==> job 5514 <==
==> flow/design.v <==
module if_stage (
    input  wire        clk,
    input  wire        rst_n,
    input  wire        stall,
    input  wire        branch_taken,
    input  wire [18:0] branch_target,
    output reg         ibus_valid,
    output reg  [18:0] ibus_addr,
    input  wire [18:0] ibus_rdata,
    output reg  [18:0] pc,
    output reg  [18:0] instruction
);
    always @(posedge clk or negedge rst_n) begin
        if (!rst_n) begin
            pc          <= 19'd0;
            ibus_valid  <= 1'b0;
        end
        else if (!stall) begin
            pc <= branch_taken ? branch_target : pc + 19'd1;
            ibus_valid <= 1'b1;
            ibus_addr  <= pc;
        end
    end
    always @(posedge clk or negedge rst_n) begin
        if (!rst_n)
            instruction <= 19'd0;
        else if (ibus_valid)
            instruction <= ibus_rdata;
    end
endmodule
module id_stage(
    input [18:0] instruction,
    output [4:0] opcode,
    output [2:0] rd,
    output [2:0] rs1,
    output [2:0] rs2,
    output [14:0] immediate,
    output reg [1:0] prediction
);
    assign opcode = instruction[18:14];
    assign rd = instruction[13:11];
    assign rs1 = instruction[10:8];
    assign rs2 = instruction[7:5];
    assign immediate = instruction[14:0];
    always @(*) begin
        case(opcode)
            5'b01010, 5'b01011, 5'b01100: prediction = 2'b10;  
            default: prediction = 2'b00;  
        endcase
    end
endmodule
module regfile(
    input clk,
    input [2:0] rd_addr,
    input [2:0] rs1_addr,
    input [2:0] rs2_addr,
    input [18:0] wb_data,
    input reg_write,
    output [18:0] rs1_data,
    output [18:0] rs2_data
);
    reg [18:0] registers [0:7];
    always @(posedge clk) begin
        if (reg_write && rd_addr != 0)
            registers[rd_addr] <= wb_data;
    end
    assign rs1_data = (rs1_addr == 3'd0) ? 19'd0 : registers[rs1_addr];
    assign rs2_data = (rs2_addr == 3'd0) ? 19'd0 : registers[rs2_addr];
endmodule
module alu(
    input [4:0] opcode,
    input [18:0] operand_a,
    input [18:0] operand_b,
    output reg [18:0] result,
    output reg zero_flag,
    output reg div_by_zero
);
    always @(*) begin
        result = 19'd0;
        div_by_zero = 1'b0;
        case(opcode)
            5'b00000: result = operand_a + operand_b;
            5'b00001: result = operand_a - operand_b;
            5'b00010: result = operand_a * operand_b;
            5'b00011: begin
                div_by_zero = (operand_b == 0);
                result = (operand_b == 0) ? 19'h7FFFF : operand_a / operand_b;
            end
            5'b00100: result = operand_a & operand_b;
            5'b00101: result = operand_a | operand_b;
            5'b00110: result = operand_a ^ operand_b;
            5'b00111: result = ~operand_a;
            5'b01000: result = operand_a + 1;
            5'b01001: result = operand_a - 1;
        endcase
        zero_flag = (result == 0);
    end
endmodule
module cpu_core (
    input  wire        clk,
    input  wire        rst_n,
    output reg         bus_valid,
    output reg         bus_write,
    output reg  [18:0] bus_addr,
    output reg  [18:0] bus_wdata,
    input  wire [18:0] bus_rdata
);
    wire [18:0] if_pc;
    wire [18:0] if_instr;
    wire [4:0]  opcode;
    wire [2:0]  rd, rs1, rs2;
    wire [14:0] imm;
    wire [18:0] rs1_data, rs2_data;
    wire [18:0] alu_result;
    wire        zero_flag;
    wire        div_by_zero;
    wire [18:0] wb_data;
    wire        reg_write;
    wire is_load  = (opcode == 5'b01000);
    wire is_store = (opcode == 5'b01001);
    wire mem_access = is_load | is_store;
    if_stage ifs (
        .clk(clk),
        .rst_n(rst_n),
        .stall(mem_access),           
        .branch_taken(1'b0),
        .branch_target(19'd0),
        .ibus_valid(),                
        .ibus_addr(),                 
        .ibus_rdata(bus_rdata),
        .pc(if_pc),
        .instruction(if_instr)
    );
    id_stage id (
        .instruction(if_instr),
        .opcode(opcode),
        .rd(rd),
        .rs1(rs1),
        .rs2(rs2),
        .immediate(imm),
        .prediction()
    );
    regfile rf (
        .clk(clk),
        .rd_addr(rd),
        .rs1_addr(rs1),
        .rs2_addr(rs2),
        .wb_data(wb_data),
        .reg_write(reg_write),
        .rs1_data(rs1_data),
        .rs2_data(rs2_data)
    );
    alu alu_u (
        .opcode(opcode),
        .operand_a(rs1_data),
        .operand_b(rs2_data),
        .result(alu_result),
        .zero_flag(zero_flag),
        .div_by_zero(div_by_zero)
    );
always @(*) begin
    bus_valid = mem_access;
    bus_write = is_store;
    bus_addr  = alu_result;
    bus_wdata = rs2_data;
end
    assign wb_data =
        (is_load)  ? bus_rdata :
                     alu_result;
    assign reg_write = ~is_store & ~is_load;
endmodule
==> flow/run.sh <==
#!/bin/bash
# the make line also repeats each setting of config.mk as NAME=value (left out here)
make -C /OpenROAD-flow-scripts/flow DESIGN_CONFIG=/design/flow/config.mk WORK_HOME=/design/flow/orfs CLKGATE_MAP_FILE= finish
==> flow/config.mk <==
export PLATFORM = sky130hd
export DESIGN_NAME = cpu_core
export DESIGN_NICKNAME = cpu_core
export VERILOG_FILES = /design/flow/design.v
export SDC_FILE = /design/flow/constraint.sdc
export NUM_CORES = 4
export LEC_CHECK = 0
export CAP_MARGIN = 5
export CELL_PAD_IN_SITES_DETAIL_PLACEMENT = 2
export CELL_PAD_IN_SITES_GLOBAL_PLACEMENT = 1
export CORE_MARGIN = 8
export CORE_UTILIZATION = 59
export CTS_CLUSTER_DIAMETER = 206
export GPL_ROUTABILITY_DRIVEN = 1
export HOLD_SLACK_MARGIN = 0.3
export MIN_ROUTING_LAYER = met2
export PLACE_DENSITY_LB_ADDON = 0.07
export SETUP_SLACK_MARGIN = 3.52
export SLEW_MARGIN = 20
export TNS_END_PERCENT = 95
==> flow/constraint.sdc <==
create_clock -name core_clock -period 45.0 [get_ports {clk}]
set_input_delay 9.0000 -clock core_clock [delete_from_list [all_inputs] [get_ports {clk}]]
set_output_delay 9.0000 -clock core_clock [all_outputs]
set_load 0.01 [all_outputs]
==> job 3975 (differences from job 5514) <==
- ABC_AREA: not set -> 1
- CAP_MARGIN: 5 -> 20
- CELL_PAD_IN_SITES_DETAIL_PLACEMENT: 2 -> not set
- CELL_PAD_IN_SITES_GLOBAL_PLACEMENT: 1 -> not set
- CORE_MARGIN: 8 -> 2
- CORE_UTILIZATION: 59 -> 72
- CTS_CLUSTER_DIAMETER: 206 -> not set
- GPL_ROUTABILITY_DRIVEN: 1 -> not set
- HOLD_SLACK_MARGIN: 0.3 -> not set
- MIN_ROUTING_LAYER: met2 -> not set
- PLACE_DENSITY_LB_ADDON: 0.07 -> not set
- SETUP_SLACK_MARGIN: 3.52 -> not set
- TNS_END_PERCENT: 95 -> not set
==> flow/constraint.sdc (replaced) <==
create_clock -name core_clock -period 54.9 [get_ports {clk}]
set_input_delay 10.9800 -clock core_clock [delete_from_list [all_inputs] [get_ports {clk}]]
set_output_delay 10.9800 -clock core_clock [all_outputs]
set_load 0.01 [all_outputs]
==> job 6858 (differences from job 5514) <==
- CAP_MARGIN: 5 -> 20
- CELL_PAD_IN_SITES_DETAIL_PLACEMENT: 2 -> not set
- CELL_PAD_IN_SITES_GLOBAL_PLACEMENT: 1 -> not set
- CORE_MARGIN: 8 -> 2
- CORE_UTILIZATION: 59 -> 72
- CTS_CLUSTER_DIAMETER: 206 -> not set
- GPL_ROUTABILITY_DRIVEN: 1 -> not set
- HOLD_SLACK_MARGIN: 0.3 -> not set
- MIN_ROUTING_LAYER: met2 -> not set
- PLACE_DENSITY_LB_ADDON: 0.07 -> 0.0
- SETUP_SLACK_MARGIN: 3.52 -> not set
- TNS_END_PERCENT: 95 -> not set
==> flow/constraint.sdc (replaced) <==
create_clock -name core_clock -period 15.3 [get_ports {clk}]
set_input_delay 3.0600 -clock core_clock [delete_from_list [all_inputs] [get_ports {clk}]]
set_output_delay 3.0600 -clock core_clock [all_outputs]
set_load 0.01 [all_outputs]
==> results <==
Against job 6858, the die size of job 5514 is larger by about 36%. In job 3975 the synthesized cell count is larger than in job 6858, by about 20%. In area after synthesis, job 5514 and job 6858 do not differ. Job 6858 stopped in 4_1_cts. Job 3975 finished with timing, DRC and antenna clean. Job 5514 aborted during 3_5_place_dp (DPL-0033).

* * *

==> run C <==
Starts from the design.v that is shown in full above.
export LEC_CHECK = 0
export ABC_AREA = 1
export CAP_MARGIN = 20
export CORE_ASPECT_RATIO = 0.5
export CORE_MARGIN = 9
export CORE_UTILIZATION = 49
export CTS_CLUSTER_DIAMETER = 289
export CTS_CLUSTER_SIZE = 98
export HOLD_SLACK_MARGIN = 0.18
export PLACE_DENSITY = 0.36
export SETUP_SLACK_MARGIN = -2.0
export SLEW_MARGIN = 20
export TNS_END_PERCENT = 5
create_clock -name core_clock -period 45.0 [get_ports {clk}]
run.sh (not shown) runs the stock make flow with config.mk's settings and CLKGATE_MAP_FILE=.
==> run Y: changes against run C <==
==> flow/config.mk (replaced) <==
export PLATFORM = sky130hd
export DESIGN_NAME = cpu_core
export DESIGN_NICKNAME = cpu_core
export VERILOG_FILES = /design/flow/design.v
export SDC_FILE = /design/flow/constraint.sdc
export NUM_CORES = 4
export LEC_CHECK = 0
export ABC_AREA = 1
export CAP_MARGIN = 20
export CELL_PAD_IN_SITES_GLOBAL_PLACEMENT = 2
export CORE_MARGIN = 9
export CORE_UTILIZATION = 69
export CTS_CLUSTER_SIZE = 64
export GPL_ROUTABILITY_DRIVEN = 0
export MIN_ROUTING_LAYER = met1
export PLACE_DENSITY = 0.49
export SLEW_MARGIN = 20
export TNS_END_PERCENT = 30
==> results <==
- Run C completed with no timing, DRC or antenna violations. Run Y never finished: it broke off in 3_1_place_gp_skip_io (GPL-0301).
- In synthesized cell count, run Y and run C do not differ.
- Synthesized area is the same in run Y and run C.
- In run C the die area is higher than in run Y, by about 40%.

* * *

==> inputs of 10-16 <==
Starts from the design.v that is shown in full above.
Settings: LEC_CHECK=0, ABC_AREA=1, CAP_MARGIN=20, CORE_MARGIN=2, CORE_UTILIZATION=72, CTS_CLUSTER_DIAMETER=248, CTS_CLUSTER_SIZE=80, MAX_ROUTING_LAYER=met4, PLACE_DENSITY_LB_ADDON=0.04, SETUP_SLACK_MARGIN=3.75, SLEW_MARGIN=20; clock period 25.5 ns.
==> inputs of 12-08, as changes to 10-16 <==
Settings changed: ABC_AREA 1 to default, CORE_ASPECT_RATIO from default to 0.5, CORE_UTILIZATION 72 to 40, CTS_CLUSTER_DIAMETER 248 to 372, CTS_CLUSTER_SIZE 80 to 93, HOLD_SLACK_MARGIN from default to -0.09, MAX_ROUTING_LAYER met4 to default, PLACE_DENSITY_LB_ADDON 0.04 to default, SETUP_SLACK_MARGIN 3.75 to 0.82, SLEW_MARGIN 20 to 0.
==> flow/constraint.sdc (replaced) <==
create_clock -name core_clock -period 45.0 [get_ports {clk}]
set_input_delay 9.0000 -clock core_clock [delete_from_list [all_inputs] [get_ports {clk}]]
set_output_delay 9.0000 -clock core_clock [all_outputs]
set_load 0.01 [all_outputs]
==> inputs of 06-24, as changes to 10-16 <==
Settings changed: ABC_AREA 1 to default, CORE_UTILIZATION 72 to 66, CTS_CLUSTER_DIAMETER 248 to default, CTS_CLUSTER_SIZE 80 to 37, MAX_ROUTING_LAYER met4 to default, PLACE_DENSITY_LB_ADDON 0.04 to default, SETUP_SLACK_MARGIN 3.75 to default, TNS_END_PERCENT from default to 5.
==> flow/constraint.sdc (replaced) <==
create_clock -name core_clock -period 40.6 [get_ports {clk}]
set_input_delay 8.1200 -clock core_clock [delete_from_list [all_inputs] [get_ports {clk}]]
set_output_delay 8.1200 -clock core_clock [all_outputs]
set_load 0.01 [all_outputs]
==> inputs of 12-03, as changes to 10-16 <==
Settings changed: CORE_UTILIZATION 72 to 64, CTS_CLUSTER_DIAMETER 248 to default, CTS_CLUSTER_SIZE 80 to 98, MAX_ROUTING_LAYER met4 to default, PLACE_DENSITY_LB_ADDON 0.04 to default, SETUP_SLACK_MARGIN 3.75 to default.
==> flow/constraint.sdc (replaced) <==
create_clock -name core_clock -period 31.4 [get_ports {clk}]
set_input_delay 6.2800 -clock core_clock [delete_from_list [all_inputs] [get_ports {clk}]]
set_output_delay 6.2800 -clock core_clock [all_outputs]
set_load 0.01 [all_outputs]
==> results <==
- 06-24 finished with negative setup slack left. 12-08 finished with timing, DRC and antenna clean. 12-03 aborted during global routing (5_1_grt). 10-16 ended with an error in clock tree synthesis (4_1_cts) (DPL-0038).
- Against 06-24, the first-iteration DRC count of 12-08 is smaller by about 50%.
- Of 06-24 and 12-08, 06-24 has the higher via count (gap about 18%, measured against 12-08).
- Design area: 06-24 is higher than 12-08 (6.7%).
- Against 12-08, the register-to-register slack of 06-24 is worse by 4.1 ns.
- Of 12-08 and 06-24, 12-08 has the higher critical path depth (gap 2).
- Synthesized area: 06-24 is higher than 12-03 (0.56%).
- In 06-24 the utilization is higher than in 12-08, by 38 points.
- In 06-24 the worst setup slack is worse than in 12-08, by 2.6 ns.
- Against 12-08, the hold slack of 06-24 is better by 0.067 ns.

* * *

==> run Z: inputs <==
// cpu_core: RTL as listed in full above, without the edits since
==> flow/config.mk <==
export PLATFORM = sky130hd
export DESIGN_NAME = cpu_core
export DESIGN_NICKNAME = cpu_core
export VERILOG_FILES = /design/flow/design.v
export SDC_FILE = /design/flow/constraint.sdc
export NUM_CORES = 4
export LEC_CHECK = 0
export CAP_MARGIN = 20
export CORE_MARGIN = 2
export CORE_UTILIZATION = 72
export CTS_CLUSTER_DIAMETER = 335
export CTS_CLUSTER_SIZE = 37
export PLACE_DENSITY = 0.66
export SLEW_MARGIN = 20
export TNS_END_PERCENT = 5
==> flow/constraint.sdc <==
create_clock -name core_clock -period 40.6 [get_ports {clk}]
set_input_delay 8.1200 -clock core_clock [delete_from_list [all_inputs] [get_ports {clk}]]
set_output_delay 8.1200 -clock core_clock [all_outputs]
set_load 0.01 [all_outputs]
==> inputs of run M, as changes to run Z <==
Settings changed: CORE_UTILIZATION 72 to 58, CTS_CLUSTER_DIAMETER 335 to unset, CTS_CLUSTER_SIZE 37 to unset, PLACE_DENSITY 0.66 to unset, SETUP_SLACK_MARGIN set to 5.0, TNS_END_PERCENT 5 to unset.
==> flow/constraint.sdc (replaced) <==
create_clock -name core_clock -period 45.0 [get_ports {clk}]
set_input_delay 9.0000 -clock core_clock [delete_from_list [all_inputs] [get_ports {clk}]]
set_output_delay 9.0000 -clock core_clock [all_outputs]
set_load 0.01 [all_outputs]
==> inputs of run R, as changes to run Z <==
Settings changed: CORE_UTILIZATION 72 to 66, CTS_CLUSTER_DIAMETER 335 to unset, CTS_CLUSTER_SIZE 37 to unset, MAX_ROUTING_LAYER set to met4, PLACE_DENSITY 0.66 to unset, SETUP_SLACK_MARGIN set to 5.0, TNS_END_PERCENT 5 to unset.
==> flow/constraint.sdc (replaced) <==
create_clock -name core_clock -period 42.2 [get_ports {clk}]
set_input_delay 8.4400 -clock core_clock [delete_from_list [all_inputs] [get_ports {clk}]]
set_output_delay 8.4400 -clock core_clock [all_outputs]
set_load 0.01 [all_outputs]
==> inputs of run A, as changes to run Z <==
Settings changed: ABC_AREA set to 1, CELL_PAD_IN_SITES_GLOBAL_PLACEMENT set to 3, CORE_MARGIN 2 to 9, CORE_UTILIZATION 72 to 40, CTS_CLUSTER_DIAMETER 335 to unset, CTS_CLUSTER_SIZE 37 to unset, PLACE_DENSITY 0.66 to unset, TNS_END_PERCENT 5 to 70.
==> flow/constraint.sdc (replaced) <==
create_clock -name core_clock -period 45.0 [get_ports {clk}]
set_input_delay 9.0000 -clock core_clock [delete_from_list [all_inputs] [get_ports {clk}]]
set_output_delay 9.0000 -clock core_clock [all_outputs]
set_load 0.01 [all_outputs]
==> summary of the runs <==
Run M completed without violations. Run R reached the layout checks and failed them: capacitance limit, slew limit, setup timing. Run Z never finished: it broke off in global routing (5_1_grt) on GRT-0116. Run A passed the timing, DRC and antenna checks. The highest first-iteration DRC count belongs to run R, the lowest to run A. The highest die area belongs to run A, the lowest to run Z. Against run M, the cell count of run R is lower by 0.58%. Routed wire length: run R > run M > run A. The lowest register-to-register slack belongs to run R, the highest to run M. Between run A and run R, the lower clock power is in run A (gap about 6%, measured against run R). Against run R, the critical path depth of run A is higher by 135. In run R the synthesized cell count is smaller than in run A, by about 17%. Worst hold slack, lowest first: run A, run M, run R. Sequential share of layout area: run A > run M > run R.
Power is estimated from default activity; no workload was simulated.
